Design BallCompetition, start of the top module:
module BallCompetition(
    input	wire clk,					 
    input   wire rstn,					 
    input	wire	[3:0]  sw_in,  	 
    input   wire  [2:0]  key_in,		 
    output	wire	[1:0]  reg_ab,  	 
    output  wire  [7:0]  led_time,	 
    output  [8:0]  seg_led_1,			 
	 output  [8:0]  seg_led_2			 
);
Settings: LEC_CHECK=0, ABC_AREA=1, CAP_MARGIN=20, CORE_ASPECT_RATIO=1.08, CORE_MARGIN=2, CORE_UTILIZATION=72, CTS_CLUSTER_DIAMETER=86, CTS_CLUSTER_SIZE=15, MAX_ROUTING_LAYER=met5, PLACE_DENSITY_LB_ADDON=0.22, SETUP_SLACK_MARGIN=-0.15, SLEW_MARGIN=20, TNS_END_PERCENT=75; clock period 4.45 ns.
run.sh (not shown) runs the stock make flow with config.mk's settings and CLKGATE_MAP_FILE=.
The starting point reached the layout checks and failed them: setup timing.
==> next run, changes <==
ABC_AREA = 0   (was 1)
PLACE_DENSITY_LB_ADDON = 0.0   (was 0.22)
SETUP_SLACK_MARGIN = 0.71   (was -0.15)
TNS_END_PERCENT = 30   (was 75)
clock period = 3.08 ns   (was 4.45 ns; I/O delays follow)
=> Now the flow never finished: it broke off in 4_1_cts. Area after synthesis falls by 1.7%. Synthesized cell count goes down by 17%. Die area falls by 1.6%.
==> next run, changes <==
ABC_AREA = not set   (was 0)
CORE_ASPECT_RATIO = not set   (was 1.08)
CORE_UTILIZATION = 66   (was 72)
CTS_CLUSTER_DIAMETER = not set   (was 86)
CTS_CLUSTER_SIZE = not set   (was 15)
MAX_ROUTING_LAYER = not set   (was met5)
PLACE_DENSITY_LB_ADDON = not set   (was 0.0)
SETUP_SLACK_MARGIN = not set   (was 0.71)
TNS_END_PERCENT = not set   (was 30)
clock period = 6.7 ns   (was 3.08 ns; I/O delays follow)
=>
- Now the flow ran to the end with no violations
- synthesized area does not change
- die area grows by about 9%
- synthesized cell count is unchanged

Starting RTL as in the previous note.
export LEC_CHECK = 0
export CAP_MARGIN = 15
export CORE_ASPECT_RATIO = 1.37
export CORE_MARGIN = 9
export CORE_UTILIZATION = 40
export CTS_CLUSTER_SIZE = 20
export GPL_ROUTABILITY_DRIVEN = 0
export GPL_TIMING_DRIVEN = 0
export HOLD_SLACK_MARGIN = 0.11
export MIN_ROUTING_LAYER = met1
export PLACE_DENSITY_LB_ADDON = 0.0
export SETUP_SLACK_MARGIN = 1.25
export SLEW_MARGIN = 20
export TNS_END_PERCENT = 55
create_clock -name core_clock -period 6.97 [get_ports {clk}]
Next try:
CAP_MARGIN = 20   (was 15)
CORE_ASPECT_RATIO = not set   (was 1.37)
CORE_MARGIN = 2   (was 9)
CTS_CLUSTER_SIZE = not set   (was 20)
GPL_ROUTABILITY_DRIVEN = not set   (was 0)
GPL_TIMING_DRIVEN = not set   (was 0)
HOLD_SLACK_MARGIN = not set   (was 0.11)
MIN_ROUTING_LAYER = not set   (was met1)
PLACE_DENSITY_LB_ADDON = not set   (was 0.0)
SETUP_SLACK_MARGIN = not set   (was 1.25)
TNS_END_PERCENT = not set   (was 55)
clock period = 10.0 ns   (was 6.97 ns; I/O delays follow)
Setup slack improves by 1.2 ns.
Final area is lower by roughly a tenth.
Via count came out lower by a few percent.
Clock-buffer cell count shrinks by 2.
Total power fell by a quarter to a third.
Utilization is lower by 5.6 points.
Worst hold slack improves by 0.0035 ns.
Synthesized area is unchanged.
Flip-flop count is unchanged.
Next try:
ABC_AREA = 1   (was not set)
CORE_UTILIZATION = 44   (was 40)
CTS_CLUSTER_DIAMETER = 280   (was not set)
CTS_CLUSTER_SIZE = 100   (was not set)
GPL_ROUTABILITY_DRIVEN = 0   (was not set)
PLACE_DENSITY_LB_ADDON = 0.3   (was not set)
TNS_END_PERCENT = 30   (was not set)
The changed run ran to the end with no violations.
Worst setup slack is better by 1.0 ns.
Flip-flop count is unchanged.
First-iteration DRC count falls by 8.6%.
Total power came out higher by 11%.
Design area went up by 1.8%.
Register-to-register slack improved by 0.81 ns.
Worst hold slack stays flat.
Critical path depth rises by 17.
Global-route usage falls by 1.8 points.
Next try:
ABC_AREA = not set   (was 1)
CORE_UTILIZATION = 62   (was 44)
CTS_CLUSTER_DIAMETER = not set   (was 280)
CTS_CLUSTER_SIZE = not set   (was 100)
GPL_ROUTABILITY_DRIVEN = not set   (was 0)
PLACE_DENSITY_LB_ADDON = not set   (was 0.3)
TNS_END_PERCENT = not set   (was 30)
clock period = 6.62 ns   (was 10.0 ns; I/O delays follow)
The new run completed without violations.
Combinational power rises by about 12%.
First-iteration DRC count rises by 9.4%.
Core utilization grows by 23 points.
Register-to-register slack is worse by 3.7 ns.
Flip-flop count is unchanged.

v18:
Starting RTL as in the previous note.
==> flow/config.mk <==
export PLATFORM = sky130hd
export DESIGN_NAME = BallCompetition
export DESIGN_NICKNAME = BallCompetition
export VERILOG_FILES = /design/flow/design.v
export SDC_FILE = /design/flow/constraint.sdc
export NUM_CORES = 4
export LEC_CHECK = 0
export ABC_AREA = 1
export CAP_MARGIN = 5
export CORE_MARGIN = 2
export CORE_UTILIZATION = 70
export CTS_CLUSTER_DIAMETER = 197
export SLEW_MARGIN = 20
==> flow/constraint.sdc <==
create_clock -name core_clock -period 4.47 [get_ports {clk}]
set_input_delay 0.8940 -clock core_clock [delete_from_list [all_inputs] [get_ports {clk}]]
set_output_delay 0.8940 -clock core_clock [all_outputs]
set_load 0.01 [all_outputs]
[v18] flow finished | final checks: failed | reasons: negative setup slack
Here is what was changed in the inputs of v25 compared with v18.
- CAP_MARGIN now 20, was 5
- CORE_UTILIZATION now 27, was 70
- CTS_CLUSTER_DIAMETER no longer set, was 197
- ABC_AREA no longer set, was 1
- the clock period (ns, I/O delays scaled along) now 7.86, was 4.47
[summary]
Diff v18 -> v25 | final total power | down by more than half
Looking at the reports, v25 completed the entire flow and the layout it produced met the timing, DRC and antenna checks.
| v18 | all stages done | FAIL | negative setup slack |
Relative to v18, power per cell area has decreased by 46% in v25.
Compared with v18, v25 shows a clock-buffer cell count that is 1 higher.
On worst setup slack, v25 does better than v18.
v18 → v25: data arrival time at the worst-slack endpoint picked up an extra 2.53 ns; combinational group share of total power lost 12 points; share of the clock period used by the worst path lost 12 points; via count of the first global-routing pass lost about 15%; starting DRC count in detailed routing lost about 30%.
Utilization v18 -> v25: down
Modified inputs, v40 compared to v25
- putting CTS_CLUSTER_SIZE at 99 where nothing was set
- swapping 27 for 64 in CORE_UTILIZATION
- swapping 7.86 for 5.49 in the clock period (ns, I/O delays scaled along)
==> comparison <==
- Per the final summary, v40 finished and its layout is clean on timing, DRC and antenna.
- Of v40 and v25, the lower count of clock-buffer cells in the layout belongs to v40.
- Lower post-detailed-placement half-perimeter wirelength among v40 and v25: v25
- v40 vs v25 — relative area change from synthesis to final layout rose 10 points.
- v40 ended up with a lower clock skew than v25 did.
- Comparing v40 and v25, the higher routability congestion estimate from global placement is on v40.
- Compared with v25, in v40 cell area reported after detailed placement shows an increase of about 7%; total power per unit cell area now larger.
Edits applied to the flow inputs when going from v40 to v6:
- CTS_CLUSTER_SIZE changed from 99 to 36
- CTS_CLUSTER_DIAMETER newly set to 103
- CORE_UTILIZATION changed from 64 to 72
- the clock period (ns, I/O delays scaled along) changed from 5.49 to 6.7
Of v6 and v40, v6 shows the higher maximum net fanout on the critical path, with v40 below it.
The first-iteration DRC count reported for v6 is greater than that of v40 by 447.
v6 vs v40, share of the final layout cell area in multi-input gates went up by 3.4 points.
Relative to v40, chip height has decreased by about 5.6% in v6.
In v6, placer's final routability congestion estimate is higher than in v40.
The via count in v6 sits 2.8% below the value recorded for v40.
v6 finished end to end and its layout was clean on timing, DRC and antenna.
The final layout from v40, which completed every stage, passed the timing, DRC and antenna checks at the end of the flow.
Compared with v40, v6 shows non-clock buffer count that has gone down by more than half.
Of v6 and v40, the lower number of antenna violations at the first check in global routing belongs to v6.
Compared with v40, v6 is more frugal on power.
v6: area growth from synthesis to final layout is 12 points lower than what v40 reported.

## run P
Starting RTL as in the previous note.
clock: 4.69 ns
lec_check: 0
abc_area: 1
cap_margin: 20
core_aspect_ratio: 0.94
core_margin: 2
core_utilization: 72
cts_cluster_diameter: 203
cts_cluster_size: 90
max_routing_layer: met5
place_density: 0.35
setup_slack_margin: 1.17
slew_margin: 20
tns_end_percent: 75
What the final checks of run P revealed, after a flow that finished every stage, was a layout that fails on setup timing.
diff inputs: run P => run C
# run P
export LEC_CHECK = 0
export ABC_AREA = 1
export CAP_MARGIN = 20
export CORE_ASPECT_RATIO = 0.94
export CORE_MARGIN = 2
export CORE_UTILIZATION = 72
export CTS_CLUSTER_DIAMETER = 203
export CTS_CLUSTER_SIZE = 90
export MAX_ROUTING_LAYER = met5
export PLACE_DENSITY = 0.35
export SETUP_SLACK_MARGIN = 1.17
export SLEW_MARGIN = 20
export TNS_END_PERCENT = 75
create_clock -name core_clock -period 4.69 [get_ports {clk}]
# run C
export LEC_CHECK = 0
export CAP_MARGIN = 20
export CORE_MARGIN = 2
export CORE_UTILIZATION = 40
export SLEW_MARGIN = 20
create_clock -name core_clock -period 7.86 [get_ports {clk}]
Having completed the whole flow, run C delivered a layout that passed the timing, DRC and antenna checks. Run P → run C: share of the clock period used by the worst path saw a decrease; final core utilization fell by 48 points; worst reg-to-reg setup slack rose 1.98 ns; post-detailed-routing wire length now sits lower. Timing startpoint of the critical path = sw_in[1]: run P; timing startpoint of the critical path = sw_in[2]: run C.

Starting RTL as in the previous note.
Settings: LEC_CHECK=0, ABC_AREA=1, CAP_MARGIN=20, CORE_MARGIN=2, CORE_UTILIZATION=72, CTS_CLUSTER_DIAMETER=395, CTS_CLUSTER_SIZE=100, PLACE_DENSITY_LB_ADDON=0.04, SETUP_SLACK_MARGIN=0.31, SLEW_MARGIN=20, TNS_END_PERCENT=5; clock period 4.38 ns.
The first run completed, yet does not pass: setup timing.
==> next run, changes <==
- SETUP_SLACK_MARGIN: 0.31 -> not set
- TNS_END_PERCENT: 5 -> not set
Effect:
- The new run completed and failed the layout checks on setup timing
- clock power stays flat
- routed wire length is higher by 11%
- critical path depth is higher by 7
- setup slack degrades by 0.41 ns
- die area does not change
==> next run, changes <==
- ABC_AREA: 1 -> not set
- CORE_UTILIZATION: 72 -> 52
- CTS_CLUSTER_DIAMETER: 395 -> not set
- CTS_CLUSTER_SIZE: 100 -> not set
- PLACE_DENSITY_LB_ADDON: 0.04 -> not set
- clock period: 4.38 -> 6.3 ns (I/O delays scaled with it)
Effect:
- This time the run went through all stages and came out clean
- clock skew is about the same
- clock power went down by 29%
- die area went up by 35%
- design area went down by 9.3%
==> next run, changes <==
- CORE_UTILIZATION: 52 -> 9
- clock period: 6.3 -> 11.3 ns (I/O delays scaled with it)
Effect: The changed run completed with no timing, DRC or antenna violations. Non-clock buffer count goes down by 78. Area after synthesis does not change. Via count goes down by 2.0%. Synthesized cell count does not change. Setup slack gets better by 2.9 ns. Flip-flop count is unchanged.
==> next run, changes <==
- ABC_AREA: not set -> 1
- CORE_UTILIZATION: 9 -> 65
- PLACE_DENSITY_LB_ADDON: not set -> 0.04
- clock period: 11.3 -> 4.38 ns (I/O delays scaled with it)
With this change the flow finished but fails on setup timing.
Setup slack degrades by 3.3 ns.
Synthesized cell count came out higher by 20%.
Wire length came out higher by about 2%.
Critical path depth came out higher by 17.
First-iteration DRC count came out higher by about 70%.
Power figures rest on the tool's default switching activity, not on a simulated workload.
